Design wrapper, start of the top module:
module wrapper #(
    parameter DATA_WIDTH = 32,
    parameter ADDR_WIDTH = 8,
    parameter RESP_WIDTH = 3
)
(
    input s3_axi_aclk,
    input s3_axi_aresetn,
    input [ADDR_WIDTH-1:0] s3_axi_awaddr,
    input s3_axi_awvalid,
    output wire s3_axi_awready,
    input [DATA_WIDTH-1:0] s3_axi_wdata,
    input [DATA_WIDTH/8:0] s3_axi_wstrb,
    input s3_axi_wvalid,
    output wire s3_axi_wready,
    output wire [RESP_WIDTH - 1:0] s3_axi_bresp,
    output wire s3_axi_bvalid,
    input s3_axi_bready,
    input [ADDR_WIDTH-1:0] s3_axi_araddr,
    input s3_axi_arvalid,
    output wire s3_axi_arready,
    output wire [DATA_WIDTH-1:0] s3_axi_rdata,
    output wire [RESP_WIDTH - 1:0] s3_axi_rresp,
    output wire s3_axi_rvalid,
    input s3_axi_rready
);
export LEC_CHECK = 0
export CAP_MARGIN = 20
export CORE_MARGIN = 2
export CORE_UTILIZATION = 40
export SLEW_MARGIN = 20
create_clock -name core_clock -period 7.78 [get_ports {s3_axi_aclk}]
run.sh (not shown) runs the stock make flow with config.mk's settings and CLKGATE_MAP_FILE=.
The starting point completed, yet does not pass: negative setup slack.
==> next run, changes <==
CORE_UTILIZATION = 72   (was 40)
CTS_CLUSTER_SIZE = 72   (was unset)
PLACE_DENSITY_LB_ADDON = 0.0   (was unset)
clock period = 7.41 ns   (was 7.78 ns; I/O delays follow)
After rerunning: The new run reached the layout checks and failed them: negative setup slack. Setup slack is worse by 0.65 ns. Via count grows by 8.6%. Area after synthesis is unchanged. Cell area went up by 1.0%. Worst hold slack gets worse by 0.0065 ns. Clock power is higher by about 12%. Sequential power climbs by about 5%. Sequential share of layout area is lower by 0.17 points. Utilization rose by 39 points.
==> next run, changes <==
CTS_CLUSTER_SIZE = 57   (was 72)
clock period = 7.52 ns   (was 7.41 ns; I/O delays follow)
The changed run finished but failed the layout checks on negative setup slack.
Sequential power falls by about 1%.
Sequential cell count does not change.
First-iteration DRC count falls by 9.6%.
Utilization drops by 1.4 points.
Final cell count decreases by about 0.6%.
==> next run, changes <==
CTS_CLUSTER_SIZE = unset   (was 57)
clock period = 7.62 ns   (was 7.52 ns; I/O delays follow)
=> The changed run finished with negative setup slack left. Cell area went down by about 1.2%. Worst hold slack got worse by 0.010 ns. Critical path depth went down by 3. Die area is unchanged.

---

Setup of build 72:
Starting RTL as in the previous note.
make LEC_CHECK=0 CAP_MARGIN=40 CELL_PAD_IN_SITES_DETAIL_PLACEMENT=1 CELL_PAD_IN_SITES_GLOBAL_PLACEMENT=0 CORE_MARGIN=10 CORE_UTILIZATION=40 CTS_CLUSTER_DIAMETER=53 CTS_CLUSTER_SIZE=57 GPL_ROUTABILITY_DRIVEN=0 PLACE_DENSITY_LB_ADDON=0.14 SLEW_MARGIN=10 finish   # period 12.7 ns
Build 72 ended with every stage complete and zero timing, DRC or antenna violations.
The following lists how build 71 was set up differently from build 72:
==> flow/config.mk <==
export PLATFORM = sky130hd
export DESIGN_NAME = wrapper
export DESIGN_NICKNAME = wrapper
export VERILOG_FILES = /design/flow/design.v
export SDC_FILE = /design/flow/constraint.sdc
export NUM_CORES = 4
export LEC_CHECK = 0
export CAP_MARGIN = 20
export CORE_MARGIN = 2
export CORE_UTILIZATION = 72
export PLACE_DENSITY_LB_ADDON = 0.0
export SLEW_MARGIN = 20
==> flow/constraint.sdc <==
create_clock -name core_clock -period 7.71 [get_ports {s3_axi_aclk}]
set_input_delay 1.5420 -clock core_clock [delete_from_list [all_inputs] [get_ports {s3_axi_aclk}]]
set_output_delay 1.5420 -clock core_clock [all_outputs]
set_load 0.01 [all_outputs]
[summary]
Summary across build 72 and build 71: the single failing run is build 71.
Build 71: flow complete, layout not clean; failing: negative setup slack
Build 71 ends up with higher buffer and inverter count on the worst path than build 72 does.
Build 71 against build 72: maximum single-stage delay on the critical path has decreased, fmax has increased, data arrival at the endpoint of the critical path has decreased, routed wire length has decreased.
The critical path startpoint comes out multiplier_instiate.operandA[21] in one run and multiplier_instiate.operandB[8] in the other, namely in build 71 and build 72 respectively.
Build 71 vs build 72 — core utilization rose 40 points.
NOTE: post-detailed-placement cell area in build 71 exceeds that of build 72
Edits applied to the flow inputs when going from build 71 to build 69:
-- flow/config.mk --
<<< build 71, line 11
>>> build 69, line 11
export CTS_CLUSTER_SIZE = 74
export MAX_ROUTING_LAYER = met4
<<< build 71, line 12
>>> build 69, line 14
export SETUP_SLACK_MARGIN = 2.22
==> results <==
- Nothing crashed in build 69 and all stages finished; the problem is that the final layout failed, the offending checks being negative setup slack.
- Compare build 71 and build 69 | minimum clock period after layout higher: build 69
- Measured against each other, build 71 and build 69 differ in maximum cell stage delay along the critical path, the lower figure coming from build 71.
- Build 69 vs. build 71: minimum setup slack in the final design fell 0.046 ns; clock power share fell by 0.5 points; total power now sits lower.
- Build 69 -> build 71: y dimension of the die delta 0, exact match
> inputs changed (build 69 -> build 11)
-- flow/config.mk --
<<< build 69, line 8
export CAP_MARGIN = 20
>>> build 11, line 8
export CAP_MARGIN = 5
<<< build 69, line 11
export CTS_CLUSTER_SIZE = 74
>>> build 11, line 11
export CTS_CLUSTER_SIZE = 57
<<< build 69, line 14
export SETUP_SLACK_MARGIN = 2.22
>>> build 11, line 14
export SETUP_SLACK_MARGIN = 1.9
==> flow/constraint.sdc <==
create_clock -name core_clock -period 6.5 [get_ports {s3_axi_aclk}]
set_input_delay 1.3000 -clock core_clock [delete_from_list [all_inputs] [get_ports {s3_axi_aclk}]]
set_output_delay 1.3000 -clock core_clock [all_outputs]
set_load 0.01 [all_outputs]
Findings:
Across build 69 and build 11, no clean finish was achieved. In build 69 the implementation completed, yet the final layout does not meet the checks, the culprit being negative setup slack. Build 11 ended up with sequential cells as its leading power group; build 69 ended up with clock. Summary — clock tree buffer count of the final layout, build 11 relative to build 69: higher, by about 1.1%. Comparing build 69 against build 11, there is no change at all in length of the first detailed-routing pass in iterations. Looking only at number of standard cells in the final layout excluding fillers, and setting everything else aside, the lower value of build 11 and build 69 goes to build 69. Summary — flop share of the area, build 11 relative to build 69: lower, by 0.47 points. When build 11 is set beside build 69, its arrival time of the worst setup path turns out to be 0.05 ns smaller.
diff inputs: build 11 => build 77
-- flow/config.mk --
<<< build 11, line 8
export CAP_MARGIN = 5
>>> build 77, line 8
export CAP_MARGIN = 20
<<< build 11, line 11
export CTS_CLUSTER_SIZE = 57
>>> build 77, line 11
export CTS_CLUSTER_DIAMETER = 28
<<< build 11, line 13
export PLACE_DENSITY_LB_ADDON = 0.0
export SETUP_SLACK_MARGIN = 1.9
>>> build 77, line 13
export SETUP_SLACK_MARGIN = 1.25
==> flow/constraint.sdc <==
create_clock -name core_clock -period 8.68 [get_ports {s3_axi_aclk}]
set_input_delay 1.7360 -clock core_clock [delete_from_list [all_inputs] [get_ports {s3_axi_aclk}]]
set_output_delay 1.7360 -clock core_clock [all_outputs]
set_load 0.01 [all_outputs]
Findings:
- The flow completed for build 11, but it is not clean: the layout still shows negative setup slack.
- Build 77 finished end to end and its layout was clean on timing, DRC and antenna.
- Clock latency on the worst-skew pair: build 77 > build 11
- Share of total power consumed by net switching of build 11 is on par with build 77.
- On build 77: post-layout period usage of the worst path is 30 points lower than what build 11 gave.
Power is estimated from default activity; no workload was simulated.
